==> config.mk <==
export PLATFORM = sky130hd
export DESIGN_NAME = top
export DESIGN_NICKNAME = top
export VERILOG_FILES = /design/flow/design.v
export SDC_FILE = /design/flow/constraint.sdc
export NUM_CORES = 4
export LEC_CHECK = 0
export CAP_MARGIN = 20
export CORE_MARGIN = 2
export CORE_UTILIZATION = 24
export CTS_CLUSTER_DIAMETER = 390
export CTS_CLUSTER_SIZE = 93
export HOLD_SLACK_MARGIN = -0.06
export PLACE_DENSITY = 0.91
export SLEW_MARGIN = 20
==> constraint.sdc <==
create_clock -name core_clock -period 13.0 [get_ports {clk}]
set_input_delay 2.6000 -clock core_clock [delete_from_list [all_inputs] [get_ports {clk}]]
set_output_delay 2.6000 -clock core_clock [all_outputs]
set_load 0.01 [all_outputs]
==> design.v <==
module divider(
    input logic [15:0]  dividend,
    output logic [15:0] quotient,
    output logic [15:0] remainder
);
    localparam logic[15:0] MAGIC = 16'h000047AF;
    logic [31:0]           temp;
    logic [31:0]           q;
    logic [15:0]           diff, t;
    assign temp = MAGIC * dividend[14:0];
    assign q = temp[31:16];
    assign diff = (dividend[14:0] - q) >> 1;
    assign t = diff + q;
    assign quotient = t >> 6;
    assign remainder[14:0] = dividend[14:0] - ((quotient << 6) + (quotient << 5) + (quotient << 2));
    assign remainder[15] = dividend[15];
endmodule
module input_circuit(
    input logic clk,
    input logic rst_n,
    input logic init_i,
    input logic stop_i,
    input logic [15:0] data_i,
    input logic valid_1,
    output logic ready_1,
    output logic [15:0] data_o,
    output logic valid_2,
    input  logic ready_2,
    output logic[15:0] total_num_turns_o
);
    logic[15:0] skid_buffer;
    logic       skid_buffer_empty;
    logic       r_init;
    logic       t1_done, t2_done;
    assign t1_done = ready_1 && valid_1;
    assign t2_done = ready_2 && valid_2;
    always_ff @(posedge clk) begin
        if(!rst_n) begin
            ready_1 <= 0;
        end
        else begin
            if(r_init)
              ready_1 <= !t1_done;
            else begin
                if(!stop_i) begin
                    if(skid_buffer_empty) begin
                        if((!valid_2) || t2_done)
                          ready_1 <= 1;
                        else ready_1 <= 0;
                    end else ready_1 <= 0;
                end
                else
                    ready_1 <= 0;
            end
        end
    end
    always_ff @(posedge clk) begin
        if(!rst_n) begin
            valid_2 <= 0;
        end
        else begin
            if(r_init)
              valid_2 <= 0;
            else begin
                if(t2_done) begin
                    if(skid_buffer_empty) begin
                        if(t1_done) begin
                            data_o <= data_i;
                            valid_2 <= 1;
                        end
                        else begin
                            valid_2 <= 0;
                        end
                    end
                    else begin
                        data_o <= skid_buffer;
                        valid_2 <= 1;
                    end
                end
                else if(!valid_2) begin
                    if(t1_done) begin
                        data_o <= data_i;
                        valid_2 <= 1;
                    end
                end
            end
        end
    end
    always_ff @(posedge clk) begin
        if(!rst_n) begin
            r_init <= 0;
            skid_buffer_empty <= 1;
        end
        else begin
            if(r_init) begin
                if(t1_done) begin
                    r_init <= 0;
                    total_num_turns_o <= data_i;
                end
            end
            else begin
                if(init_i)
                    r_init <= 1;
                if(t1_done && valid_2 && !t2_done) begin
                    skid_buffer <= data_i;
                    skid_buffer_empty <= 0;
                end
                else if(!t1_done && t2_done && !skid_buffer_empty) begin
                    skid_buffer_empty <= 1;
                end
            end
        end
    end
endmodule
module dial_solver(
        input logic [15:0] val,
        input logic        valid_i,
        input logic        clk,
        input logic        rst_n,
        input logic [15:0] full_turns,
        output logic       ready,
        output logic       valid,
        output logic [31:0] password
);
    logic signed[31:0] dial;
    logic signed[31:0] old_dial;
    logic [15:0] rval;
    typedef enum logic {
        LEFT = 0,
        RIGHT = 1
    } turn_t;
    typedef enum logic[2:0]{
        IDLE,
        READY,
        CHECK_TURN,
        R_END,
        L_END
    }state_t;
    logic turn;
    state_t state;
    assign turn = rval[15];
    always_ff @(posedge clk) begin
        if(!rst_n) begin
            ready <= 0;
            password <= 0;
            dial <= 50;
            state <= IDLE;
        end
        else begin
            unique case(state)
                IDLE: begin
                    ready <= 1;
                    state <= READY;
                end
                READY: begin
                    if(valid_i) begin
                      old_dial <= dial;
                      password <= password + full_turns;
                      rval <= val;
                      state <= CHECK_TURN;
                      ready <= 0;
                    end
                end
                CHECK_TURN: begin
                    if(turn == RIGHT) begin
                      dial <= dial + rval[14:0];
                      state <= R_END;
                    end
                    else begin
                      dial <= dial - rval[14:0];
                      state <= L_END;
                    end
                end
                R_END: begin
                    if(dial > 99) begin
                        dial <= dial - 100;
                        password <= password + 1;
                    end
                    state <= READY;
                    ready <= 1;
                end
                L_END: begin
                    if(dial < 0) begin
                      dial <= dial + 100;
                    end
                    if((dial < 0 || dial == 0) && old_dial != 0)
                        password <= password + 1;
                    state <= READY;
                    ready <= 1;
                end
            endcase
        end
    end
endmodule
module top(input logic [15:0]  data_i,
           input logic         valid_i,
           input logic         clk,
           input logic         rst_n,
           output logic        ready_o,
           output logic valid_o,
           output logic [31:0] password_o);
    logic [15:0] dividend;
    logic [15:0] quotient;
    logic [15:0] remainder;
    logic        init;
    logic        stop;
    logic [31:0] turns;
    logic        ready1;
    logic        valid2, ready2;
    logic        valid3;
    logic [15:0] cnt;
    logic [15:0] total_num_turns;
    typedef enum logic[2:0] {
        IDLE,
        CHECK_TOTAL_CNT,
        ACTIVE,
        WAIT1,
        WAIT2,
        DONE
    }state_t;
    state_t state;
    always_ff @(posedge clk) begin
        if(!rst_n) begin
            state <= IDLE;
            valid_o <= 0;
            init <= 1;
            stop <= 1;
            cnt <= 0;
        end
        else begin
            unique case(state)
                IDLE: begin
                    if(valid_i && ready_o) begin
                        init <= 0;
                        state <= CHECK_TOTAL_CNT;
                    end
                end
                CHECK_TOTAL_CNT: begin
                    if(cnt == total_num_turns) begin
                        state <= DONE;
                    end
                    else begin
                        state <= ACTIVE;
                        stop <= 0;
                        init <= 0;
                    end
                end
                ACTIVE:begin
                    if(ready_o && valid_i) begin
                        cnt <= cnt + 1;
                        if(cnt + 1 == total_num_turns) begin
                            state <= WAIT1;
                            stop <= 1;
                        end
                    end
                end
                WAIT1: begin
                    state <= WAIT2;
                end
                WAIT2: begin
                    if(ready2 && !valid2) begin
                        valid_o <= 1;
                        state <= DONE;
                    end
                end
                DONE:begin
                    valid_o <= 0;
                    stop <= 1;
                    init <= 1;
                    state <= IDLE;
                end
            endcase
        end
    end
    input_circuit ic (
        .clk (clk),
        .rst_n (rst_n),
        .data_i (data_i),
        .valid_1 (valid_i),
        .ready_1 (ready_o),
        .data_o (dividend),
        .valid_2 (valid2),
        .ready_2 (ready2),
        .total_num_turns_o (total_num_turns),
        .init_i (init),
        .stop_i (stop));
    divider d(.dividend (dividend),
              .quotient (quotient),
              .remainder (remainder));
    dial_solver ds(.val (remainder),
                  .valid_i (valid2),
                  .clk (clk),
                  .rst_n (rst_n),
                  .ready (ready2),
                  .valid (valid_3),
                  .password (password_o),
                  .full_turns (quotient));
endmodule
==> run.sh <==
#!/bin/bash
# the make line also repeats each setting of config.mk as NAME=value (left out here)
make -C /OpenROAD-flow-scripts/flow DESIGN_CONFIG=/design/flow/config.mk WORK_HOME=/design/flow/orfs CLKGATE_MAP_FILE= finish
==> results of run 1 <==
metrics by stage:
step                      hold WS [ns]  setup slack, ns  area (um^2)
after floorplan                 0.4130           0.4989        18150
after global placement          0.4418           0.3226        19880
after detailed placement        0.4430          -0.1129        19880
after CTS                       0.4519         0.002570        20480
after global routing            0.4767          -0.1246        20690
final                           0.4516           0.4712        20690
area by class of cell:
type                            count  area (um^2)
Tap cell                          969         1212
Clock buffer                       18        429.2
Clock inverter                     14        158.9
Inverter                          191        716.9
Multi-Input combinational cell   1572        12510
Fill cell                        7535        54010
Sequential cell                   195         4865
Timing Repair Buffer               88        794.5
layer usage:
layer / wire length, um / vias up / global-route usage (%)
met5: 0 / - / 0
met4: 2016 / 0 / 5.611
met3: 2234 / 143 / 1.498
met2: 23070 / 532 / 21.40
met1: 18010 / 7243 / 13.11
li1: - / 7212 / -
timing repair:
action                                  CTS  global route
endpoints found under the setup margin    1            15
pin swaps                                 1             9
resized                                   2            28
buffers inserted                          1             7
==> qor.csv, run 1 <==
metric,value,unit
worstSetupEndpointType,flip-flop,
finalHoldViolations,0,
r2r_end,ds.rval[14]$_DFFE_PP_,
edf_count,96,
yosysTopAreaCell,edfxtp_1,
reg2reg_slack,0.47,ns
clkSinkCount,195,
post-route-min-period,12.53,ns
insertion_delay,0.45,ns
ys_warn_count,4,
tightest_slew,1.089,ns
xor_area_share,9.209,%
crit_start,ic.data_o[4]$_DFFE_PP_,
synthMuxAreaShare,0.4756,%
gp_congestion,0.9187,
area_growth,13.97,%
yosysUniqueCellTypes,96,
ff_type,dfxtp_1,
syn_inst,2014,
grt_pass1_wl,74660,um
crit_fanout,4,
ant_nets,0,
track_usage,11.59,%
die_area,77850,um^2
crit_end,ds.rval[14]$_DFFE_PP_,
crit_cells,52,
grt_start_max_net_pins,75,
wirelength,45330,um
overflow,0,
clk_path_buf_depth,2,
place_inst,3006,
drt_pre_antenna_iters,6,
syn_nets,2343,
hold_buffers,0,
crit_path_top_delay_cell,fa_1,
min_to,ds.state[1]$_DFF_P_,
grt_pass1_vias,15270,
portBuffers,52,
critPathKind,reg2reg,
cts_made_buffers,17,
path_buffers,8,
worst_hold_path_type,reg2reg,
die_h,279.0,um
drt_iter0_drc,1219,
crit_required,13.20,ns
r2r_start,ic.data_o[4]$_DFFE_PP_,
die-width,279.0,um
ys_sh_simple,15.72,%
finalMaxSlewViolations,0,
rows,100,
slew_headroom,27.25,%
netlist_logic_family_top,adder cells,
yosysChipArea,18150,um^2
syn_area,18150,um^2
io_pins,53,
antenna_found_initial,0,
via_count,15130,
final_min_period_over_clock_period,96.38,%
num_antenna_cells,0,
fin_setup_tns,0,ns
top_cell,ha_1,
status,timing/DRC/antenna clean,
clkTransAtPathRegs,0.09,ns
hp-start,ds.state[2]$_DFF_P_,
tritoncts,built,
synthArstFlopShare,0,%
root_buffer,clkbuf_16,
rr_worst_depth,52,
hpwl,35140,um
fmax,79.82,MHz
compound_area_share,17.12,%
warnings,33,
max_cap_viol_count,0,
crit_top_cell,fa_1,
area_leaders,"edfxtp_1 16%, ha_1 15%, dfxtp_1 11%",
final_cells,3047,
worstPathArrival,12.72,ns
drc,0,
crit_path_max_incr_delay,0.55,ns
common_cells,"220 x ha_1, 196 x nor2_1, 188 x inv_1",
htreeDepth,4,
final_util,27.70,%
final_net_count,2394,
synth_top_area_share,15.88,%
finClkSkew,0.02257,ns
ys_seq_share,26.80,%
min_path_cells,2,
fp_util,24.30,%
routed_via_density,4.966,
setup-violations-final,0,
yosys_cells,2014,
wl_per_cell,14.88,um
coreArea,74700,um^2
synthAdderAreaFrac,25.49,%
worst_setup_path_start_kind,flip-flop,
critical-path-top-delay-family,adder cells,
avgSynthCellArea,9.012,um^2
ys.flops,195,
==> inputs of run 2 (changes only) <==
- CAP_MARGIN: 20 -> 40
- CORE_UTILIZATION: 24 -> 62
- CTS_CLUSTER_DIAMETER: 390 -> 278
- CTS_CLUSTER_SIZE: 93 -> 92
- HOLD_SLACK_MARGIN: -0.06 -> 0.26
- MAX_ROUTING_LAYER: not set -> met5
- PLACE_DENSITY: 0.91 -> not set
- PLACE_DENSITY_LB_ADDON: not set -> 0.05
- SLEW_MARGIN: 20 -> 40
- TNS_END_PERCENT: not set -> 5
- clock period: 13.0 -> 8.22 ns (I/O delays scaled with it)
==> run 2 against run 1 <==
Against the previous run:
- the layout now fails its checks (setup timing)
- critical path type unchanged
- worst hold slack better by 0.017 ns
- design area up 6.5%
- final cell count is 11% lower
- worst setup slack lost 3.8 ns
- critical path depth is 3 lower
- first-iteration DRC count fell by 17%
- clock skew is 0.0071 ns lower
- utilization up 49 points
==> qor.csv, run 2 <==
metric,value,unit
finalMaxSlewViolations,0,
routed_via_density,5.827,
tritoncts,built,
critical-path-top-delay-family,adder cells,
die_h,175.1,um
crit_path_top_delay_cell,fa_1,
rr_worst_depth,49,
yosysUniqueCellTypes,96,
wl_per_cell,17.08,um
clk_path_buf_depth,2,
post-route-min-period,11.57,ns
worstPathArrival,11.77,ns
area_growth,21.43,%
hold_slack,0.4682,ns
grt_start_max_net_pins,75,
syn_nets,2343,
die_area,30660,um^2
portBuffers,52,
ys.flops,195,
finClkSkew,0.01550,ns
avgSynthCellArea,9.012,um^2
insertion_delay,0.45,ns
ys_sh_simple,15.72,%
crit_top_cell,fa_1,
synthMuxAreaShare,0.4756,%
crit_path_max_incr_delay,0.54,ns
yosysChipArea,18150,um^2
so_faults,setup timing,
num_antenna_cells,0,
yosys_cells,2014,
synthArstFlopShare,0,%
critPathKind,reg2reg,
die-width,175.1,um
synthAdderAreaFrac,25.49,%
track_usage,31.20,%
xor_area_share,9.209,%
crit_start,ic.data_o[2]$_DFFE_PP_,
tightest_slew,0.7657,ns
coreArea,28780,um^2
syn_area,18150,um^2
worst_hold_path_type,reg2reg,
min_to,ds.state[1]$_DFF_P_,
final_min_period_over_clock_period,140.8,%
syn_inst,2014,
worst_setup_path_start_kind,flip-flop,
r2r_start,ic.data_o[2]$_DFFE_PP_,
crit_cells,49,
crit_end,ds.rval[14]$_DFFE_PP_,
setup-violations-final,45,
synth_top_area_share,15.88,%
top_cell,ha_1,
path_buffers,6,
compound_area_share,17.12,%
pre_cts_slack,-3.509,ns
yosysTopAreaCell,edfxtp_1,
area_leaders,"edfxtp_1 16%, ha_1 15%, dfxtp_1 11%",
htreeDepth,4,
place_area,21160,um^2
crit_required,8.41,ns
cts_made_buffers,17,
finalHoldViolations,0,
warnings,36,
io_pins,53,
netlist_logic_family_top,adder cells,
gp_congestion,0.9080,
max_cap_viol_count,0,
ys_warn_count,4,
slew_headroom,48.83,%
fin_setup_tns,-101.19,ns
fin_ws,-3.354,ns
r2r_end,ds.rval[14]$_DFFE_PP_,
root_buffer,clkbuf_16,
min_path_cells,2,
hpwl,35820,um
status,"complete, but fails checks",
crit_fanout,4,
reg2reg_slack,-3.35,ns
fillers,1991,
hp-start,ds.state[2]$_DFF_P_,
use_met2,54.97,%
drt_pre_antenna_iters,7,
drt_iter0_drc,1014,
via_count,15780,
grt_pass1_vias,16070,
antenna_found_initial,0,
ys_seq_share,26.80,%
grt_pass1_wl,77820,um
fp_util,63.07,%
common_cells,"220 x ha_1, 196 x nor2_1, 188 x inv_1",
final_net_count,2640,
rsz0062_at_grt,yes,
gr-usage-met1,40.03,%
fmax,86.40,MHz
clkTransAtPathRegs,0.07,ns
drc,0,
worstSetupEndpointType,flip-flop,
met3_usage,4.178,%
rows,62,
final_area,22040,um^2
edf_count,96,
clkSinkCount,195,
ant_nets,0,
wirelength,46260,um
ff_type,dfxtp_1,
overflow,0,
grt-busiest-layer,met2,
## run 2: repair_timing
action                                  in CTS  in global routing
setup buffers                                5                  2
hold buffers                                 0                  0
endpoints found under the hold margin        0                  0
resized                                     35                 30
cloned                                       0                  0
endpoints found under the setup margin      45                 45
pin swaps                                   36                 26
## run 2: cell type report
class,instances,area (um^2),area share (%)
clock buffers,20,450.4,2.044
repair buffers,334,2656,12.05
well taps,384,480.5,2.180
clock inverters,12,108.9,0.4939
multi-input cells,1572,12760,57.89
inverters,191,721.9,3.275
flip-flops and latches,195,4865,22.07
## run 2: stage by stage
stage	utilization, %	cells
CTS	76.09	2706
detailed placement	73.52	2669
global route	76.58	2708
global placement	73.44	2667
finish	76.58	2708
floorplan	-	2014
## run 2: per-layer routing
layer  vias up  share of wire, %
met3        90               3.8
met5         -                 0
li1       7714                 -
met4         0               2.2
met1      7594                44
met2       382                50
==> inputs of run 3 (changes only) <==
- CAP_MARGIN: 40 -> 20
- CORE_UTILIZATION: 62 -> 72
- CTS_CLUSTER_DIAMETER: 278 -> 187
- CTS_CLUSTER_SIZE: 92 -> not set
- HOLD_SLACK_MARGIN: 0.26 -> not set
- MAX_ROUTING_LAYER: met5 -> not set
- PLACE_DENSITY_LB_ADDON: 0.05 -> 0.14
- SETUP_SLACK_MARGIN: not set -> 2.97
- SLEW_MARGIN: 40 -> 20
- TNS_END_PERCENT: 5 -> not set
- clock period: 8.22 -> 10.4 ns (I/O delays scaled with it)
==> run 3 against run 2 <==
Against the previous run:
- the flow now stops in global routing (5_1_grt)
- synthesized area is the same
- synthesized cell count is the same
- die size shrank 14%
==> qor.csv, run 3 <==
metric,value,unit
status,aborted with a tool error,
lastStage,global routing (5_1_grt),
error_line,[ERROR GRT-0232] Routing congestion too high. Check the congestion heatmap in the GUI.,
io_pins,53,
synthAdderAreaFrac,25.49,%
hpwl,38520,um
yosys_cells,2014,
root_buffer,clkbuf_16,
ys_warn_count,4,
xor_area_share,9.209,%
yosysTopAreaCell,edfxtp_1,
die_h,162.8,um
rows,58,
fp_util,72.71,%
die-width,162.8,um
track_usage,73.17,%
top_cell,ha_1,
syn_inst,2014,
ys_seq_share,26.80,%
overflow,66,
cts_made_buffers,17,
compound_area_share,17.12,%
synthMuxAreaShare,0.4756,%
die_area,26500,um^2
ys.flops,195,
hold_buffers,0,
ys_sh_simple,15.72,%
gp_congestion,0.9301,
yosysUniqueCellTypes,96,
yosysChipArea,18150,um^2
ff_type,dfxtp_1,
edf_count,96,
netlist_logic_family_top,adder cells,
area_leaders,"edfxtp_1 16%, ha_1 15%, dfxtp_1 11%",
syn_nets,2343,
portBuffers,52,
clk_path_buf_depth,2,
clkSinkCount,195,
synthArstFlopShare,0,%
coreArea,24960,um^2
synth_top_area_share,15.88,%
avgSynthCellArea,9.012,um^2
htreeDepth,4,
common_cells,"220 x ha_1, 196 x nor2_1, 188 x inv_1",
syn_area,18150,um^2
## run 3: what timing repair did
action / CTS
endpoints found under the setup margin: 45
pin swaps: 77
resized: 131
buffers inserted: 48
## run 3: routing by layer
layer / GRT usage [%] / overflow
met1: 72.88 / 0
met2: 92.01 / 36
met3: 54.93 / 0
met4: 73.93 / 30
met5: 23.48 / 0
## run 3: metrics by stage
step	setup WS, ns	area (um^2)	cells	setup TNS (ns)
floorplan	-0.9489	18350	2014	-3.223
global placement	-0.8872	20930	2590	-12.93
detailed placement	-1.469	20930	2590	-25.93
CTS	-1.344	22520	2670	-16.90
==> inputs of run 4 (changes only) <==
- CAP_MARGIN: 20 -> 5
- CORE_MARGIN: 2 -> 9
- CORE_UTILIZATION: 72 -> 46
- CTS_CLUSTER_DIAMETER: 187 -> 278
- CTS_CLUSTER_SIZE: not set -> 77
- MAX_ROUTING_LAYER: not set -> met4
- PLACE_DENSITY: not set -> 0.57
- PLACE_DENSITY_LB_ADDON: 0.14 -> not set
- SETUP_SLACK_MARGIN: 2.97 -> not set
- SLEW_MARGIN: 20 -> 30
- TNS_END_PERCENT: not set -> 55
- clock period: 10.4 -> 16.1 ns (I/O delays scaled with it)
==> run 4 against run 3 <==
Against the previous run:
- now clean on timing, DRC and antenna
- synthesized area unchanged
- synthesized cell count unchanged
- die size up 77%
==> qor.csv, run 4 <==
metric,value,unit
ys_seq_share,26.80,%
compound_area_share,17.12,%
fin_ws,2.398,ns
area_growth,9.002,%
slew_headroom,43.06,%
crit_end,ds.rval[14]$_DFFE_PP_,
worst_setup_path_start_kind,flip-flop,
edf_count,96,
crit_start,ic.data_o[4]$_DFFE_PP_,
synthArstFlopShare,0,%
ant_nets,0,
htreeDepth,4,
setup-violations-final,0,
tightest_slew,0.8541,ns
hpwl,34890,um
die_h,216.6,um
antenna_found_initial,0,
clk_path_buf_depth,2,
tritoncts,built,
fin_setup_tns,0,ns
overflow,0,
status,timing/DRC/antenna clean,
worst_hold_path_type,reg2reg,
crit_path_max_incr_delay,0.72,ns
final_util,50.96,%
warnings,33,
final_net_count,2374,
hold_buffers,0,
grt_pass1_wl,74400,um
root_buffer,clkbuf_16,
clkSinkCount,195,
grt_pass1_vias,14120,
cts_resized,0,
fmax,72.98,MHz
worstSetupEndpointType,flip-flop,
ys.flops,195,
max_cap_viol_count,0,
crit_top_cell,fa_1,
coreArea,38830,um^2
rsz0062_at_grt,no,
cts_made_buffers,17,
final_min_period_over_clock_period,85.11,%
yosysUniqueCellTypes,96,
insertion_delay,0.45,ns
die-width,216.6,um
wirelength,44360,um
reg2reg_slack,2.40,ns
ff_type,dfxtp_1,
drc,0,
synth_top_area_share,15.88,%
synthMuxAreaShare,0.4756,%
area_leaders,"edfxtp_1 16%, ha_1 15%, dfxtp_1 11%",
wl_met3,982,um
crit_path_top_delay_cell,edfxtp_1,
critPathKind,reg2reg,
drt_iter0_drc,847,
avgSynthCellArea,9.012,um^2
min_path_cells,2,
post-route-min-period,13.70,ns
yosysTopAreaCell,edfxtp_1,
grt_start_max_net_pins,50,
crit_fanout,12,
pre_cts_slack,2.417,ns
num_antenna_cells,0,
rr_worst_depth,49,
yosysChipArea,18150,um^2
top_cell,ha_1,
r2r_end,ds.rval[14]$_DFFE_PP_,
via_count,14220,
post_cts_buffers,0,
die_area,46930,um^2
finClkSkew,0.01382,ns
track_usage,19.95,%
crit_cells,49,
gp_congestion,0.8897,
ys_warn_count,4,
r2r_start,ic.data_o[4]$_DFFE_PP_,
drt-met1-wl,21760,um
portBuffers,52,
yosys_cells,2014,
ys_sh_simple,15.72,%
fp_util,46.75,%
io_pins,53,
worstPathArrival,13.89,ns
syn_nets,2343,
hp-start,state[5]$_DFF_P_,
rows,72,
dr.max_layer_used,met4,
syn_inst,2014,
path_buffers,6,
wl_met2,21080,um
drt_pre_antenna_iters,5,
syn_area,18150,um^2
xor_area_share,9.209,%
routed_via_density,5.522,
synthAdderAreaFrac,25.49,%
clkTransAtPathRegs,0.08,ns
wl_per_cell,17.22,um
min_to,state[1]$_DFF_P_,
common_cells,"220 x ha_1, 196 x nor2_1, 188 x inv_1",
finalMaxSlewViolations,0,
crit_required,16.29,ns
critical-path-top-delay-family,adder cells,
netlist_logic_family_top,adder cells,
finalHoldViolations,0,
run 4: per-stage QoR:
step / cell area, um^2 / hold WS [ns] / cells
floorplan: 18150 / 0.4130 / 2014
global placement: 19230 / 0.4238 / 2544
detailed placement: 19240 / 0.4339 / 2544
CTS: 19780 / 0.4599 / 2576
global route: 19790 / 0.4773 / 2576
finish: 19790 / 0.4591 / 2576
run 4: cell type report:
| type | instances | area (um^2) |
|---|---|---|
| clock buffer | 22 | 464.2 |
| clock inverter | 10 | 77.57 |
| fill | 3639 | 19040 |
| inverter | 191 | 716.9 |
| multi-input combinational | 1572 | 12370 |
| sequential | 195 | 4865 |
| tap | 518 | 648.1 |
| timing repair buffer | 68 | 640.6 |
run 4: layer usage:
layer	track usage [%]	vias to the layer above
li1	-	7182
met1	26.40	6828
met3	2.242	30
met2	32.56	184
met5	-	-
met4	4.236	0
==> inputs of run 5 (changes only) <==
- ABC_AREA: not set -> 1
- CAP_MARGIN: 5 -> 15
- CELL_PAD_IN_SITES_GLOBAL_PLACEMENT: not set -> 1
- CORE_UTILIZATION: 46 -> 66
- CTS_CLUSTER_DIAMETER: 278 -> not set
- CTS_CLUSTER_SIZE: 77 -> not set
- GPL_TIMING_DRIVEN: not set -> 1
- MAX_ROUTING_LAYER: met4 -> not set
- PLACE_DENSITY: 0.57 -> 0.54
- SETUP_SLACK_MARGIN: not set -> -1.84
- SLEW_MARGIN: 30 -> 20
- TNS_END_PERCENT: 55 -> not set
- clock period: 16.1 -> 19.2 ns (I/O delays scaled with it)
==> run 5 against run 4 <==
Against the previous run:
- the flow now stops in global placement without I/O (3_1_place_gp_skip_io)
- synthesized area rose by 4.2%
- synthesized cell count grew 24%
- die size is 25% lower
==> qor.csv, run 5 <==
metric,value,unit
status,aborted with a tool error,
lastStage,global placement without I/O (3_1_place_gp_skip_io),
error_line,[ERROR GPL-0301] Utilization 101.992 % exceeds 100%.,
die_h,187.3,um
compound_area_share,12.84,%
ff_type,dfxtp_1,
synthAdderAreaFrac,24.08,%
syn_inst,2497,
fp_util,67.53,%
synthMuxAreaShare,0,%
die_area,35080,um^2
common_cells,"497 x nand2_1, 409 x inv_1, 220 x ha_1",
edf_count,96,
synth_top_area_share,15.24,%
ys_warn_count,4,
area_leaders,"edfxtp_1 15%, ha_1 15%, dfxtp_1 10%",
syn_area,18910,um^2
coreArea,28010,um^2
die-width,187.3,um
avgSynthCellArea,7.575,um^2
ys_sh_simple,23.30,%
synthArstFlopShare,0,%
ys_seq_share,25.72,%
yosysTopAreaCell,edfxtp_1,
rows,61,
netlist_logic_family_top,adder cells,
top_cell,nand2_1,
ys.flops,195,
yosys_cells,2497,
yosysUniqueCellTypes,58,
yosysChipArea,18910,um^2
syn_nets,2826,
xor_area_share,4.776,%
==> inputs of run 6 (changes only) <==
- ABC_AREA: 1 -> not set
- CAP_MARGIN: 15 -> 20
- CELL_PAD_IN_SITES_GLOBAL_PLACEMENT: 1 -> not set
- CORE_ASPECT_RATIO: not set -> 0.5
- CORE_MARGIN: 9 -> 2
- CORE_UTILIZATION: 66 -> 40
- CTS_CLUSTER_DIAMETER: not set -> 263
- CTS_CLUSTER_SIZE: not set -> 91
- GPL_TIMING_DRIVEN: 1 -> not set
- HOLD_SLACK_MARGIN: not set -> 0.06
- PLACE_DENSITY: 0.54 -> 0.75
- SETUP_SLACK_MARGIN: -1.84 -> not set
- TNS_END_PERCENT: not set -> 15
- clock period: 19.2 -> 13.0 ns (I/O delays scaled with it)
==> run 6 against run 5 <==
Against the previous run:
- the run now finishes clean
- synthesized cell count fell by 19%
- synthesized area fell by 4.0%
- die size rose by 35%
==> qor.csv, run 6 <==
metric,value,unit
clk_path_buf_depth,2,
track_usage,18.51,%
status,timing/DRC/antenna clean,
r2r_start,ic.data_o[0]$_DFFE_PP_,
grt_start_max_net_pins,51,
worst_setup_path_start_kind,flip-flop,
routed_via_density,5.490,
post-route-min-period,12.55,ns
insertion_delay,0.46,ns
finClkSkew,0.01441,ns
yosysUniqueCellTypes,96,
area_leaders,"edfxtp_1 16%, ha_1 15%, dfxtp_1 11%",
edf_count,96,
common_cells,"220 x ha_1, 196 x nor2_1, 188 x inv_1",
coreArea,45010,um^2
crit_path_top_delay_cell,fa_1,
htreeDepth,4,
hp-start,state[5]$_DFF_P_,
clkTransAtPathRegs,0.09,ns
grt_pass1_wl,72220,um
rr_worst_depth,51,
r2r_end,ds.rval[14]$_DFFE_PP_,
crit_fanout,5,
path_buffers,7,
yosys_cells,2014,
compound_area_share,17.12,%
crit_cells,51,
num_antenna_cells,0,
synthArstFlopShare,0,%
synth_top_area_share,15.88,%
drc,0,
wl_per_cell,16.03,um
syn_area,18150,um^2
synthAdderAreaFrac,25.49,%
overflow,0,
area_growth,11.48,%
io_pins,53,
crit_start,ic.data_o[0]$_DFFE_PP_,
die_h,154.6,um
drt_pre_antenna_iters,5,
synthMuxAreaShare,0.4756,%
fillers,4282,
regArea,4865,um^2
ff_type,dfxtp_1,
critPathKind,reg2reg,
finalMaxSlewViolations,0,
min_to,state[1]$_DFF_P_,
syn_nets,2343,
ant_nets,0,
grt-busiest-layer,met2,
worst_hold_path_type,reg2reg,
die_area,47200,um^2
crit_end,ds.rval[14]$_DFFE_PP_,
crit_required,13.21,ns
ys_seq_share,26.80,%
die-width,305.3,um
avgSynthCellArea,9.012,um^2
slew_headroom,45.26,%
ys_warn_count,4,
wirelength,42980,um
final_min_period_over_clock_period,96.53,%
critical-path-top-delay-family,adder cells,
yosysTopAreaCell,edfxtp_1,
reg2reg_slack,0.45,ns
min_path_cells,2,
grt_pass1_vias,14560,
drt_iter0_drc,993,
fmax,79.69,MHz
netlist_logic_family_top,adder cells,
cts_made_buffers,17,
clkSinkCount,195,
xor_area_share,9.209,%
tritoncts,built,
hold_slack,0.4406,ns
place_inst,2640,
final_cells,2681,
antenna_found_initial,0,
finalHoldViolations,0,
worstPathArrival,12.76,ns
setup-violations-final,0,
ys.flops,195,
comb_area,12470,um^2
crit_top_cell,fa_1,
final_net_count,2399,
portBuffers,52,
via_count,14720,
use_met2,31.68,%
root_buffer,clkbuf_16,
max_cap_viol_count,0,
worstSetupEndpointType,flip-flop,
gr-usage-met1,24.53,%
hpwl,33080,um
final_util,44.96,%
yosysChipArea,18150,um^2
fp_util,40.33,%
top_cell,ha_1,
rows,55,
syn_inst,2014,
warnings,33,
tightest_slew,0.8191,ns
crit_path_max_incr_delay,0.60,ns
met3_usage,2.261,%
ys_sh_simple,15.72,%
gp_congestion,0.9125,
-- run 6: metrics by stage --
step                cell area (um^2)  TNS [ns]  setup slack, ns
floorplan                      18150         0           0.4989
global placement               19450         0           0.4380
detailed placement             19450         0          0.08770
CTS                            20050         0          0.01747
global route                   20230  -0.08684         -0.08684
finish                         20230         0           0.4516
-- run 6: layout make-up --
| class | instances | share of cell area, % |
|---|---|---|
| inverters | 191 | 3.543 |
| flip-flops and latches | 195 | 24.04 |
| clock inverters | 15 | 0.8842 |
| clock buffers | 17 | 2.102 |
| multi-input cells | 1572 | 61.62 |
| repair buffers | 93 | 4.112 |
| well taps | 598 | 3.698 |
-- run 6: what timing repair did --
action | in CTS | in global routing
endpoints found under the setup margin | 0 | 13
resized | 0 | 22
buffers inserted | 0 | 8
hold buffers | 0 | 0
-- run 6: layer usage --
layer | vias up | wire, um
met2 | 325 | 20610
met4 | 0 | 919
met3 | 70 | 1732
met5 | - | 0
li1 | 7234 | -
met1 | 7089 | 19720
==> inputs of run 7 (changes only) <==
- ABC_AREA: not set -> 1
- CORE_ASPECT_RATIO: 0.5 -> not set
- CORE_UTILIZATION: 40 -> 72
- CTS_CLUSTER_DIAMETER: 263 -> 111
- CTS_CLUSTER_SIZE: 91 -> 37
- HOLD_SLACK_MARGIN: 0.06 -> not set
- MAX_ROUTING_LAYER: not set -> met5
- PLACE_DENSITY: 0.75 -> not set
- PLACE_DENSITY_LB_ADDON: not set -> 0.28
- SLEW_MARGIN: 20 -> 40
- TNS_END_PERCENT: 15 -> 75
- clock period: 13.0 -> 9.17 ns (I/O delays scaled with it)
==> run 7 against run 6 <==
Against the previous run:
- the flow now stops in global routing (5_1_grt)
- die size fell by 42%
- synthesized area rose by 4.2%
- synthesized cell count rose by 24%
==> qor.csv, run 7 <==
metric,value,unit
status,aborted with a tool error,
lastStage,global routing (5_1_grt),
error_line,[ERROR GRT-0232] Routing congestion too high. Check the congestion heatmap in the GUI.,
yosysTopAreaCell,edfxtp_1,
synthArstFlopShare,0,%
netlist_logic_family_top,adder cells,
track_usage,82.19,%
gp_congestion,0.9938,
coreArea,25910,um^2
clk_path_buf_depth,2,
ys_seq_share,25.72,%
synthAdderAreaFrac,24.08,%
overflow,284,
edf_count,96,
ys_warn_count,4,
htreeDepth,4,
die_area,27580,um^2
fp_util,73.00,%
ys.flops,195,
syn_nets,2826,
yosysChipArea,18910,um^2
root_buffer,clkbuf_16,
cts_made_buffers,17,
die_h,166.1,um
yosys_cells,2497,
syn_area,18910,um^2
synth_top_area_share,15.24,%
ff_type,dfxtp_1,
synthMuxAreaShare,0,%
rows,59,
ys_sh_simple,23.30,%
clkSinkCount,195,
avgSynthCellArea,7.575,um^2
hpwl,43950,um
xor_area_share,4.776,%
pre_cts_slack,-1.158,ns
io_pins,53,
syn_inst,2497,
compound_area_share,12.84,%
area_leaders,"edfxtp_1 15%, ha_1 15%, dfxtp_1 10%",
top_cell,nand2_1,
portBuffers,52,
die-width,166.1,um
yosysUniqueCellTypes,58,
common_cells,"497 x nand2_1, 409 x inv_1, 220 x ha_1",
## run 7: metal layers
layer	GRT overflow	track usage (%)
met5	0	39.13
met4	88	85.63
met1	2	81.48
met2	183	98.32
met3	11	65.71
## run 7: through the flow
| step | cell area, um^2 | cells | TNS [ns] | hold slack [ns] | utilization [%] |
|---|---|---|---|---|---|
| 3_3_place_gp | 22180 | 3155 | -7.712 | 0.4279 | 85.59 |
| 2_1_floorplan | 19060 | 2497 | -0.5661 | 0.4125 | - |
| 4_1_cts | 23550 | 3230 | -11.50 | 0.4584 | 90.88 |
| 3_5_place_dp | 22190 | 3155 | -17.31 | 0.4371 | 85.62 |
## run 7: timing repair
action | CTS
resized | 130
buffers inserted | 45
pin swaps | 87
endpoints found under the setup margin | 31
hold buffers | 0
==> inputs of run 8 (changes only) <==
- CTS_CLUSTER_DIAMETER: 111 -> 92
- SLEW_MARGIN: 40 -> 5
- clock period: 9.17 -> 8.95 ns (I/O delays scaled with it)
==> run 8 against run 7 <==
Against the previous run:
- the run again fails in global routing (5_1_grt)
- synthesized area did not move
- die size did not move
- synthesized cell count unchanged
==> qor.csv, run 8 <==
metric,value,unit
synthAdderAreaFrac,24.08,%
htreeDepth,4,
syn_nets,2826,
compound_area_share,12.84,%
synthMuxAreaShare,0,%
area_leaders,"edfxtp_1 15%, ha_1 15%, dfxtp_1 10%",
ys_sh_simple,23.30,%
ys.flops,195,
coreArea,25910,um^2
synth_top_area_share,15.24,%
pre_cts_slack,-1.447,ns
yosysChipArea,18910,um^2
rows,59,
lastStage,global routing (5_1_grt),
top_cell,nand2_1,
hpwl,43500,um
die_area,27580,um^2
edf_count,96,
fp_util,73.00,%
ys_seq_share,25.72,%
io_pins,53,
clkSinkCount,195,
place_inst,3158,
ys_warn_count,4,
portBuffers,52,
avgSynthCellArea,7.575,um^2
common_cells,"497 x nand2_1, 409 x inv_1, 220 x ha_1",
xor_area_share,4.776,%
yosysTopAreaCell,edfxtp_1,
die_h,166.1,um
clk_path_buf_depth,2,
root_buffer,clkbuf_16,
cts_made_buffers,17,
die-width,166.1,um
ff_type,dfxtp_1,
synthArstFlopShare,0,%
status,aborted with a tool error,
gp_congestion,1.003,
syn_area,18910,um^2
netlist_logic_family_top,adder cells,
hold_buffers,0,
yosys_cells,2497,
yosysUniqueCellTypes,58,
syn_inst,2497,
-- run 8: repair_timing --
item                       4_1_cts
setup endpoints to repair       36
pin swaps                       60
cloned                           0
setup buffers                   45
hold endpoints to repair         0
gates resized                   58
-- run 8: metrics by stage --
stage	util (%)	instance area, um^2	hold WS [ns]
detailed placement	85.76	22220	0.4390
global placement	85.76	22220	0.4230
floorplan	-	19080	0.4125
CTS	90.05	23330	0.4588
==> inputs of run 9 (changes only) <==
- CTS_CLUSTER_DIAMETER: 92 -> 232
- CTS_CLUSTER_SIZE: 37 -> 74
- MAX_ROUTING_LAYER: met5 -> not set
- PLACE_DENSITY_LB_ADDON: 0.28 -> 0.2
- SETUP_SLACK_MARGIN: not set -> 3.0
- SLEW_MARGIN: 5 -> 40
- TNS_END_PERCENT: 75 -> 5
- clock period: 8.95 -> 11.4 ns (I/O delays scaled with it)
==> run 9 against run 8 <==
Against the previous run:
- the run now finishes clean
- die size stayed put
- synthesized area is the same
- synthesized cell count stayed put
==> qor.csv, run 9 <==
metric,value,unit
status,timing/DRC/antenna clean,
critical-path-top-delay-family,adder cells,
rsz0062_at_grt,yes,
routed_via_density,6.195,
via_count,18590,
netlist_logic_family_top,adder cells,
ys_sh_simple,23.30,%
crit_start,ic.data_o[12]$_DFFE_PP_,
die_h,166.1,um
worst_setup_path_start_kind,flip-flop,
drt_pre_antenna_iters,7,
crit_path_max_incr_delay,0.56,ns
die_area,27580,um^2
ff_type,dfxtp_1,
io_pins,53,
critPathKind,reg2reg,
final_net_count,2981,
max_cap_viol_count,0,
wirelength,58090,um
area_leaders,"edfxtp_1 15%, ha_1 15%, dfxtp_1 10%",
clk_path_buf_depth,2,
final_util,84.52,%
die-width,166.1,um
worstPathArrival,10.45,ns
cts_made_buffers,17,
comb_area,12980,um^2
regArea,4865,um^2
hpwl,39150,um
crit_cells,57,
final_min_period_over_clock_period,89.86,%
avgSynthCellArea,7.575,um^2
synthAdderAreaFrac,24.08,%
crit_fanout,4,
drc,0,
ant_nets,0,
clkSinkCount,195,
hp-start,ic.data_o[15]$_DFFE_PP_,
gp_congestion,0.9731,
finalHoldViolations,0,
setup-violations-final,0,
rr_worst_depth,57,
yosysUniqueCellTypes,58,
crit_end,ds.rval[14]$_DFFE_PP_,
track_usage,40.30,%
finClkSkew,0.02375,ns
wl_per_cell,19.36,um
overflow,0,
tritoncts,built,
syn_nets,2826,
yosysTopAreaCell,edfxtp_1,
synth_top_area_share,15.24,%
ys_warn_count,4,
insertion_delay,0.46,ns
grt_start_max_net_pins,63,
finalMaxSlewViolations,0,
htreeDepth,4,
synthArstFlopShare,0,%
xor_area_share,4.776,%
tightest_slew,0.8245,ns
root_buffer,clkbuf_16,
compound_area_share,12.84,%
worst_hold_path_type,reg2reg,
fin_setup_tns,0,ns
r2r_end,ds.rval[14]$_DFFE_PP_,
clkTransAtPathRegs,0.09,ns
worstSetupEndpointType,flip-flop,
warnings,36,
grt_pass1_vias,18060,
crit_top_cell,nand2_1,
min_path_cells,0,
area_growth,15.78,%
fmax,97.62,MHz
portBuffers,52,
fillers,1499,
syn_inst,2497,
coreArea,25910,um^2
reg2reg_slack,1.16,ns
grt_pass1_wl,89960,um
rows,59,
yosys_cells,2497,
top_cell,nand2_1,
path_buffers,10,
yosysChipArea,18910,um^2
slew_headroom,44.98,%
num_antenna_cells,0,
synthMuxAreaShare,0,%
crit_required,11.60,ns
drt_iter0_drc,2388,
ys_seq_share,25.72,%
hold_buffers,0,
ys.flops,195,
syn_area,18910,um^2
edf_count,96,
r2r_start,ic.data_o[12]$_DFFE_PP_,
fp_util,73.00,%
min_to,ds.rval[15]$_DFFE_PP_,
common_cells,"497 x nand2_1, 409 x inv_1, 220 x ha_1",
antenna_found_initial,0,
crit_path_top_delay_cell,fa_2,
post-route-min-period,10.24,ns
## run 9: what timing repair did
| item | 4_1_cts | 5_1_grt |
|---|---|---|
| pin swaps | 56 | 60 |
| gates resized | 82 | 67 |
| buffers inserted | 75 | 31 |
| endpoints found under the setup margin | 43 | 43 |
## run 9: cell type report
class | instances | share of cell area [%]
timing repair buffer | 171 | 6.622
inverter | 433 | 7.524
multi-input combinational | 1834 | 59.26
tap | 335 | 1.914
sequential | 195 | 22.21
clock inverter | 12 | 0.4742
clock buffer | 20 | 1.994
## run 9: metal layers
layer / GRT usage [%] / vias to the layer above / wire [um]
met3: 6.053 / 290 / 6248
met5: 0 / - / 0
met4: 17.69 / 0 / 2733
li1: - / 8544 / -
met1: 52.03 / 8520 / 21700
met2: 67.65 / 1231 / 27410
## run 9: through the flow
| stage | std cells | hold slack [ns] | setup slack, ns | instance area, um^2 |
|---|---|---|---|---|
| 2_1_floorplan | 2497 | 0.4125 | 1.731 | 19040 |
| 3_3_place_gp | 2860 | 0.4289 | 0.7635 | 19940 |
| 3_5_place_dp | 2861 | 0.4290 | 0.5024 | 19960 |
| 4_1_cts | 2968 | 0.4523 | 1.500 | 21400 |
| 5_1_grt | 3000 | 0.4583 | 0.6459 | 21900 |
| 6_report | 3000 | 0.4632 | 1.156 | 21900 |
==> inputs of run 10 (changes only) <==
- CTS_CLUSTER_DIAMETER: 232 -> 278
- CTS_CLUSTER_SIZE: 74 -> 37
- MAX_ROUTING_LAYER: not set -> met4
- PLACE_DENSITY: not set -> 0.35
- PLACE_DENSITY_LB_ADDON: 0.2 -> not set
- SETUP_SLACK_MARGIN: 3.0 -> not set
- SLEW_MARGIN: 40 -> 5
- TNS_END_PERCENT: 5 -> 75
- clock period: 11.4 -> 8.92 ns (I/O delays scaled with it)
==> run 10 against run 9 <==
Against the previous run:
- the run now fails in global routing (5_1_grt)
- synthesized cell count unchanged
- synthesized area unchanged
- die size unchanged
==> qor.csv, run 10 <==
metric,value,unit
status,aborted with a tool error,
lastStage,global routing (5_1_grt),
error_line,[ERROR GRT-0232] Routing congestion too high. Check the congestion heatmap in the GUI.,
yosysChipArea,18910,um^2
portBuffers,52,
place_area,22210,um^2
gp_congestion,0.9890,
clk_path_buf_depth,2,
common_cells,"497 x nand2_1, 409 x inv_1, 220 x ha_1",
root_buffer,clkbuf_16,
die_area,27580,um^2
area_leaders,"edfxtp_1 15%, ha_1 15%, dfxtp_1 10%",
syn_area,18910,um^2
ys_warn_count,4,
rows,59,
compound_area_share,12.84,%
yosys_cells,2497,
hpwl,44520,um
ff_type,dfxtp_1,
hold_buffers,0,
edf_count,96,
xor_area_share,4.776,%
ys_seq_share,25.72,%
synthArstFlopShare,0,%
fp_util,73.00,%
syn_nets,2826,
place_inst,3156,
ys_sh_simple,23.30,%
top_cell,nand2_1,
htreeDepth,4,
overflow,432,
yosysUniqueCellTypes,58,
syn_inst,2497,
netlist_logic_family_top,adder cells,
synth_top_area_share,15.24,%
cts_made_buffers,17,
die_h,166.1,um
synthAdderAreaFrac,24.08,%
ys.flops,195,
synthMuxAreaShare,0,%
io_pins,53,
coreArea,25910,um^2
clkSinkCount,195,
avgSynthCellArea,7.575,um^2
die-width,166.1,um
track_usage,85.75,%
yosysTopAreaCell,edfxtp_1,
-- run 10: timing repair --
action	in CTS
endpoints found under the setup margin	38
pin swaps	61
resized	97
endpoints found under the hold margin	0
buffers inserted	67
-- run 10: through the flow --
step / setup WS (ns)
2_1_floorplan: -0.7486
3_3_place_gp: -0.9546
3_5_place_dp: -1.493
4_1_cts: -1.201
-- run 10: per-layer routing --
layer	GRT overflow	track usage, %
met5	-	-
met4	141	88.62
met3	13	68.49
met2	257	100.3
met1	21	83.29
==> inputs of run 11 (changes only) <==
- CTS_CLUSTER_DIAMETER: 278 -> not set
- CTS_CLUSTER_SIZE: 37 -> 78
- MAX_ROUTING_LAYER: met4 -> not set
- PLACE_DENSITY: 0.35 -> not set
- SETUP_SLACK_MARGIN: not set -> -0.88
- SLEW_MARGIN: 5 -> 20
- TNS_END_PERCENT: 75 -> not set
- clock period: 8.92 -> 9.2 ns (I/O delays scaled with it)
==> run 11 against run 10 <==
Against the previous run:
- the layout now fails its checks (setup timing)
- synthesized area stayed put
- synthesized cell count is the same
- die size unchanged
==> qor.csv, run 11 <==
metric,value,unit
die-width,166.1,um
netlist_logic_family_top,adder cells,
warnings,37,
yosysChipArea,18910,um^2
hp-start,state[0]$_DFF_P_,
area_leaders,"edfxtp_1 15%, ha_1 15%, dfxtp_1 10%",
syn_area,18910,um^2
use_met2,77.38,%
xor_area_share,4.776,%
fin_setup_tns,-57.03,ns
gr-usage-met1,50.98,%
clkSinkCount,195,
htreeDepth,4,
edf_count,96,
grt-busiest-layer,met2,
rows,59,
final_min_period_over_clock_period,127.2,%
io_pins,53,
synthMuxAreaShare,0,%
root_buffer,clkbuf_16,
finalHoldViolations,0,
r2r_start,ic.data_o[6]$_DFFE_PP_,
pre_cts_slack,-1.380,ns
track_usage,46.35,%
hold_buffers,0,
crit_fanout,4,
crit_required,9.36,ns
worstSetupEndpointType,flip-flop,
min_to,state[3]$_DFF_P_,
finClkSkew,0.02622,ns
tightest_slew,1.396,ns
antenna_found_initial,8,
synthAdderAreaFrac,24.08,%
coreArea,25910,um^2
gp_congestion,0.9797,
grt_pass1_vias,20360,
finalMaxSlewViolations,0,
crit_end,ds.rval[12]$_DFFE_PP_,
rsz0062_at_grt,yes,
drc,0,
setup-violations-final,41,
die_area,27580,um^2
crit_cells,55,
tritoncts,built,
compound_area_share,12.84,%
fmax,85.46,MHz
ys_seq_share,25.72,%
fin_ws,-2.501,ns
slew_headroom,6.213,%
ys_sh_simple,23.30,%
ys.flops,195,
worstPathArrival,11.86,ns
top_cell,nand2_1,
syn_nets,2826,
drt_iter0_drc,4467,
crit_top_cell,nand2_1,
common_cells,"497 x nand2_1, 409 x inv_1, 220 x ha_1",
final_net_count,3199,
portBuffers,52,
area_growth,25.45,%
rr_worst_depth,55,
post-route-min-period,11.70,ns
clk_path_buf_depth,2,
so_faults,setup timing,
wl_per_cell,25.25,um
crit_path_top_delay_cell,fa_1,
wirelength,81450,um
worst_hold_path_type,reg2reg,
min_path_cells,2,
ant_nets,0,
overflow,0,
die_h,166.1,um
routed_via_density,6.958,
syn_inst,2497,
via_count,22440,
yosysUniqueCellTypes,58,
final_area,23730,um^2
grt_pass1_wl,101700,um
insertion_delay,0.49,ns
synth_top_area_share,15.24,%
fp_util,73.00,%
yosysTopAreaCell,edfxtp_1,
clkTransAtPathRegs,0.09,ns
place_area,21960,um^2
drt_pre_antenna_iters,22,
crit_path_max_incr_delay,0.72,ns
met3_usage,11.01,%
crit_start,ic.data_o[6]$_DFFE_PP_,
ff_type,dfxtp_1,
status,"complete, but fails checks",
ys_warn_count,4,
avgSynthCellArea,7.575,um^2
max_cap_viol_count,0,
hpwl,44660,um
cts_made_buffers,17,
path_buffers,13,
critical-path-top-delay-family,adder cells,
critPathKind,reg2reg,
r2r_end,ds.rval[12]$_DFFE_PP_,
yosys_cells,2497,
reg2reg_slack,-2.50,ns
worst_setup_path_start_kind,flip-flop,
synthArstFlopShare,0,%
grt_start_max_net_pins,63,
-- run 11: timing repair --
item	in CTS	in global routing
setup endpoints to repair	17	29
setup buffers	26	26
resized	66	143
pin swaps	61	97
-- run 11: area by class of cell --
class,count,area [um^2]
clock buffer,20,478.0
tap,335,419.2
timing repair buffer,389,3068
antenna,7,17.52
multi-input combinational,1834,13120
sequential,195,4865
clock inverter,12,130.1
inverter,433,1630
fill,1025,2182
-- run 11: through the flow --
stage / hold slack (ns) / std cells / util, %
after floorplan: 0.4125 / 2497 / -
after global routing: 0.4706 / 3220 / 91.53
after CTS: 0.4569 / 3199 / 88.77
after detailed placement: 0.4455 / 3143 / 84.77
after global placement: 0.4222 / 3143 / 84.77
final: 0.4611 / 3225 / 91.58
-- run 11: layer usage --
| layer | share of wire [%] | routed length [um] |
|---|---|---|
| met1 | 30 | 24520 |
| met2 | 42 | 33930 |
| met4 | 13 | 10190 |
| met5 | 0.26 | 208 |
| met3 | 15 | 12600 |
==> inputs of run 12 (changes only) <==
- CORE_UTILIZATION: 72 -> 62
- CTS_CLUSTER_DIAMETER: not set -> 278
- CTS_CLUSTER_SIZE: 78 -> 37
- MAX_ROUTING_LAYER: not set -> met5
- PLACE_DENSITY_LB_ADDON: not set -> 0.05
- SETUP_SLACK_MARGIN: -0.88 -> 2.26
- SLEW_MARGIN: 20 -> 40
- TNS_END_PERCENT: not set -> 75
- clock period: 9.2 -> 8.22 ns (I/O delays scaled with it)
==> run 12 against run 11 <==
Against the previous run:
- still fails the layout checks on setup timing
- critical path type unchanged
- clock-buffer cell count is 3 lower
- non-clock buffer count is 80 higher
- worst hold slack lost 0.017 ns
==> qor.csv, run 12 <==
metric,value,unit
warnings,36,
coreArea,29870,um^2
crit_top_cell,nand2_2,
min_path_cells,2,
io_pins,53,
tightest_slew,0.7820,ns
crit_fanout,3,
reg2reg_slack,-2.01,ns
die_h,178.7,um
crit_start,ic.data_o[7]$_DFFE_PP_,
clk_path_buf_depth,2,
ys_warn_count,4,
ys.flops,195,
compound_area_share,12.84,%
top_cell,nand2_1,
htreeDepth,4,
grt_start_max_net_pins,63,
synthArstFlopShare,0,%
yosysUniqueCellTypes,58,
worstPathArrival,10.46,ns
worst_setup_path_start_kind,flip-flop,
finClkSkew,0.02354,ns
crit_path_max_incr_delay,0.64,ns
hp-start,state[5]$_DFF_P_,
status,"complete, but fails checks",
clkTransAtPathRegs,0.10,ns
wl_per_cell,19.02,um
wl_met2,31290,um
overflow,0,
fin_setup_tns,-54.00,ns
post-route-min-period,10.23,ns
crit_cells,55,
crit_required,8.44,ns
dr.max_layer_used,met4,
drt_pre_antenna_iters,8,
root_buffer,clkbuf_16,
rsz0062_at_grt,yes,
common_cells,"497 x nand2_1, 409 x inv_1, 220 x ha_1",
finalMaxSlewViolations,0,
insertion_delay,0.47,ns
yosysChipArea,18910,um^2
max_cap_viol_count,0,
final_min_period_over_clock_period,124.5,%
r2r_start,ic.data_o[7]$_DFFE_PP_,
synth_top_area_share,15.24,%
rr_worst_depth,55,
final_util,83.69,%
path_buffers,8,
ff_type,dfxtp_1,
ant_nets,0,
syn_inst,2497,
track_usage,37.01,%
fin_ws,-2.010,ns
cts_made_buffers,17,
worst_hold_path_type,reg2reg,
synthAdderAreaFrac,24.08,%
gp_congestion,1.048,
wirelength,63780,um
routed_via_density,5.869,
syn_area,18910,um^2
ys_seq_share,25.72,%
so_faults,setup timing,
rows,63,
final_area,25000,um^2
finalHoldViolations,0,
worstSetupEndpointType,flip-flop,
wl_met3,4486,um
avgSynthCellArea,7.575,um^2
slew_headroom,47.32,%
netlist_logic_family_top,adder cells,
edf_count,96,
yosys_cells,2497,
fp_util,63.31,%
area_growth,32.18,%
drt-met1-wl,23850,um
final_net_count,3279,
crit_end,ds.rval[14]$_DFFE_PP_,
fillers,1772,
min_to,state[1]$_DFF_P_,
via_count,19680,
drc,0,
synthMuxAreaShare,0,%
antenna_found_initial,0,
clkSinkCount,195,
num_antenna_cells,0,
grt_pass1_wl,92920,um
place_area,22430,um^2
hpwl,43700,um
yosysTopAreaCell,edfxtp_1,
syn_nets,2826,
ys_sh_simple,23.30,%
setup-violations-final,41,
critical-path-top-delay-family,adder cells,
tritoncts,built,
die-width,178.7,um
fmax,97.75,MHz
crit_path_top_delay_cell,fa_2,
die_area,31920,um^2
hold_buffers,0,
portBuffers,52,
critPathKind,reg2reg,
xor_area_share,4.776,%
drt_iter0_drc,1756,
grt_pass1_vias,18930,
area_leaders,"edfxtp_1 15%, ha_1 15%, dfxtp_1 10%",
r2r_end,ds.rval[14]$_DFFE_PP_,
[run 12: cell type report]
| type | instances | area (um^2) | area share (%) |
|---|---|---|---|
| Multi-Input combinational cell | 1834 | 13610 | 54.45 |
| Sequential cell | 195 | 4865 | 19.46 |
| Timing Repair Buffer | 469 | 3785 | 15.14 |
| Inverter | 433 | 1628 | 6.511 |
| Tap cell | 390 | 488.0 | 1.952 |
| Clock buffer | 17 | 425.4 | 1.702 |
| Clock inverter | 15 | 197.7 | 0.7907 |
[run 12: repair_timing]
action | 4_1_cts | 5_1_grt
gates cloned | 0 | 0
setup buffers | 63 | 34
setup endpoints to repair | 45 | 45
resized | 116 | 158
endpoints found under the hold margin | 0 | 0
pin swaps | 89 | 81
[run 12: routing by layer]
layer	up-vias	global-route usage (%)
met4	0	18.36
met3	300	4.983
met1	9241	44.40
li1	9137	-
met2	1002	65.14
met5	-	0
[run 12: metrics by stage]
stage	setup slack (ns)	hold WS, ns	cells
2_1_floorplan	-1.449	0.4125	2497
3_5_place_dp	-1.919	0.4318	3223
5_1_grt	-2.368	0.4766	3353
3_3_place_gp	-1.652	0.4225	3223
6_report	-2.010	0.4441	3353
4_1_cts	-1.482	0.4497	3318
==> inputs of run 13 (changes only) <==
- CORE_UTILIZATION: 62 -> 72
- CTS_CLUSTER_DIAMETER: 278 -> not set
- CTS_CLUSTER_SIZE: 37 -> 79
- MAX_ROUTING_LAYER: met5 -> not set
- PLACE_DENSITY_LB_ADDON: 0.05 -> not set
- SETUP_SLACK_MARGIN: 2.26 -> -0.89
- SLEW_MARGIN: 40 -> 20
- TNS_END_PERCENT: 75 -> not set
- clock period: 8.22 -> 9.27 ns (I/O delays scaled with it)
==> run 13 against run 12 <==
Against the previous run:
- the layout still fails its checks (setup timing)
- design area down 6.0%
- largest cell class unchanged
- critical path depth unchanged
- critical path type unchanged
- via count increased by 7.9%
- synthesized cell count did not move
- clock skew down 0.0018 ns
==> qor.csv, run 13 <==
metric,value,unit
netlist_logic_family_top,adder cells,
max_cap_viol_count,0,
io_pins,53,
clk_path_buf_depth,2,
final_cells,3216,
crit_fanout,4,
hpwl,45140,um
drc,0,
synthAdderAreaFrac,24.08,%
final_util,90.74,%
ys_sh_simple,23.30,%
area_leaders,"edfxtp_1 15%, ha_1 15%, dfxtp_1 10%",
dr.max_layer_used,met5,
drt_pre_antenna_iters,9,
rows,59,
ant_nets,0,
ff_type,dfxtp_1,
die_h,166.1,um
wl_per_cell,22.57,um
drt-met1-wl,23370,um
synthMuxAreaShare,0,%
top_cell,nand2_1,
crit_path_top_delay_cell,fa_1,
syn_area,18910,um^2
grt_pass1_vias,20230,
insertion_delay,0.48,ns
area_growth,24.31,%
rsz0062_at_grt,yes,
cts_made_buffers,17,
grt_pass1_wl,99730,um
place_inst,3149,
rr_worst_depth,55,
synth_top_area_share,15.24,%
yosys_cells,2497,
wl_met3,9103,um
critPathKind,reg2reg,
portBuffers,52,
min_path_cells,1,
reg2reg_slack,-1.66,ns
yosysTopAreaCell,edfxtp_1,
final_area,23510,um^2
coreArea,25910,um^2
clkTransAtPathRegs,0.10,ns
final_net_count,3195,
ys_warn_count,4,
routed_via_density,6.602,
worst_setup_path_start_kind,flip-flop,
avgSynthCellArea,7.575,um^2
xor_area_share,4.776,%
track_usage,45.16,%
root_buffer,clkbuf_16,
via_count,21230,
min_to,ds.password[31]$_SDFFE_PN0P_,
overflow,0,
yosysUniqueCellTypes,58,
so_faults,setup timing,
worstSetupEndpointType,flip-flop,
yosysChipArea,18910,um^2
htreeDepth,4,
ys.flops,195,
path_buffers,7,
finClkSkew,0.02178,ns
crit_path_max_incr_delay,0.72,ns
worst_hold_path_type,reg2reg,
worstPathArrival,11.16,ns
syn_inst,2497,
crit_start,ic.data_o[7]$_DFFE_PP_,
compound_area_share,12.84,%
tritoncts,built,
drt_iter0_drc,3306,
antenna_found_initial,5,
wirelength,72590,um
status,"complete, but fails checks",
die_area,27580,um^2
critical-path-top-delay-family,adder cells,
synthArstFlopShare,0,%
syn_nets,2826,
finalHoldViolations,0,
ys_seq_share,25.72,%
fp_util,73.00,%
fillers,1057,
post-route-min-period,10.93,ns
crit_top_cell,nand2_1,
die-width,166.1,um
finalMaxSlewViolations,0,
setup-violations-final,31,
grt_start_max_net_pins,63,
hold_buffers,0,
clkSinkCount,195,
warnings,37,
edf_count,96,
slew_headroom,17.73,%
crit_end,ds.rval[14]$_DFFE_PP_,
final_min_period_over_clock_period,117.9,%
r2r_start,ic.data_o[7]$_DFFE_PP_,
hp-start,ds.password[31]$_SDFFE_PN0P_,
place_area,22000,um^2
wl_met2,32250,um
pre_cts_slack,-1.271,ns
fin_ws,-1.657,ns
r2r_end,ds.rval[14]$_DFFE_PP_,
common_cells,"497 x nand2_1, 409 x inv_1, 220 x ha_1",
fmax,91.52,MHz
tightest_slew,1.225,ns
gp_congestion,0.9875,
crit_required,9.50,ns
crit_cells,55,
## run 13: routing by layer
layer	vias up	track usage, %
met1	9531	51.34
li1	8973	-
met5	-	0
met4	4	32.97
met2	1959	76.38
met3	766	8.365
## run 13: layout make-up
type                       count  area (um^2)  area share [%]
timing repair buffer         385         3023           12.86
multi-input combinational   1834        12980           55.19
sequential                   195         4865           20.69
antenna                        2        5.005         0.02129
clock inverter                15        172.7          0.7344
inverter                     433         1625           6.913
tap                          335        419.2           1.783
clock buffer                  17        425.4           1.809
## run 13: what timing repair did
item	4_1_cts	5_1_grt
pin swaps	14	78
gates resized	31	124
setup endpoints to repair	12	24
setup buffers	13	24
## run 13: stage by stage
step	TNS, ns	hold slack (ns)
3_3_place_gp	-11.04	0.4183
6_report	-24.47	0.4617
2_1_floorplan	-6.238	0.4125
4_1_cts	-14.15	0.4507
5_1_grt	-34.29	0.4822
3_5_place_dp	-20.45	0.4275
==> inputs of run 14 (changes only) <==
- CTS_CLUSTER_SIZE: 79 -> not set
- MAX_ROUTING_LAYER: not set -> met4
- PLACE_DENSITY_LB_ADDON: not set -> 0.28
- SETUP_SLACK_MARGIN: -0.89 -> not set
- clock period: 9.27 -> 9.4 ns (I/O delays scaled with it)
==> run 14 against run 13 <==
Against the previous run:
- the flow now stops in global routing (5_1_grt)
- synthesized cell count is the same
- synthesized area is the same
- die size is the same
==> qor.csv, run 14 <==
metric,value,unit
yosysUniqueCellTypes,58,
avgSynthCellArea,7.575,um^2
track_usage,81.12,%
area_leaders,"edfxtp_1 15%, ha_1 15%, dfxtp_1 10%",
ys.flops,195,
hpwl,43780,um
die_h,166.1,um
coreArea,25910,um^2
syn_inst,2497,
yosys_cells,2497,
portBuffers,52,
overflow,57,
pre_cts_slack,-0.9395,ns
error_line,[ERROR GRT-0232] Routing congestion too high. Check the congestion heatmap in the GUI.,
fp_util,73.00,%
io_pins,53,
place_inst,3135,
synthMuxAreaShare,0,%
yosysChipArea,18910,um^2
xor_area_share,4.776,%
compound_area_share,12.84,%
ys_sh_simple,23.30,%
yosysTopAreaCell,edfxtp_1,
gp_congestion,0.9991,
rows,59,
common_cells,"497 x nand2_1, 409 x inv_1, 220 x ha_1",
top_cell,nand2_1,
syn_area,18910,um^2
ys_seq_share,25.72,%
lastStage,global routing (5_1_grt),
clk_path_buf_depth,2,
synthAdderAreaFrac,24.08,%
edf_count,96,
place_area,22010,um^2
ff_type,dfxtp_1,
synth_top_area_share,15.24,%
htreeDepth,4,
syn_nets,2826,
cts_made_buffers,17,
netlist_logic_family_top,adder cells,
ys_warn_count,4,
root_buffer,clkbuf_16,
die_area,27580,um^2
die-width,166.1,um
clkSinkCount,195,
status,aborted with a tool error,
hold_buffers,0,
synthArstFlopShare,0,%
[run 14: layer usage]
layer | overflow | GRT usage (%)
met3 | 3 | 64.51
met2 | 32 | 95.38
met4 | 20 | 83.21
met5 | - | -
met1 | 2 | 78.80
[run 14: repair_timing]
| item | 4_1_cts |
|---|---|
| gates resized | 133 |
| setup endpoints to repair | 28 |
| buffers inserted | 73 |
| pin swaps | 86 |
[run 14: per-stage QoR]
| step | TNS [ns] | hold WS, ns |
|---|---|---|
| detailed placement | -14.45 | 0.4383 |
| global placement | -5.776 | 0.4268 |
| floorplan | -0.2686 | 0.4125 |
| CTS | -5.732 | 0.4548 |
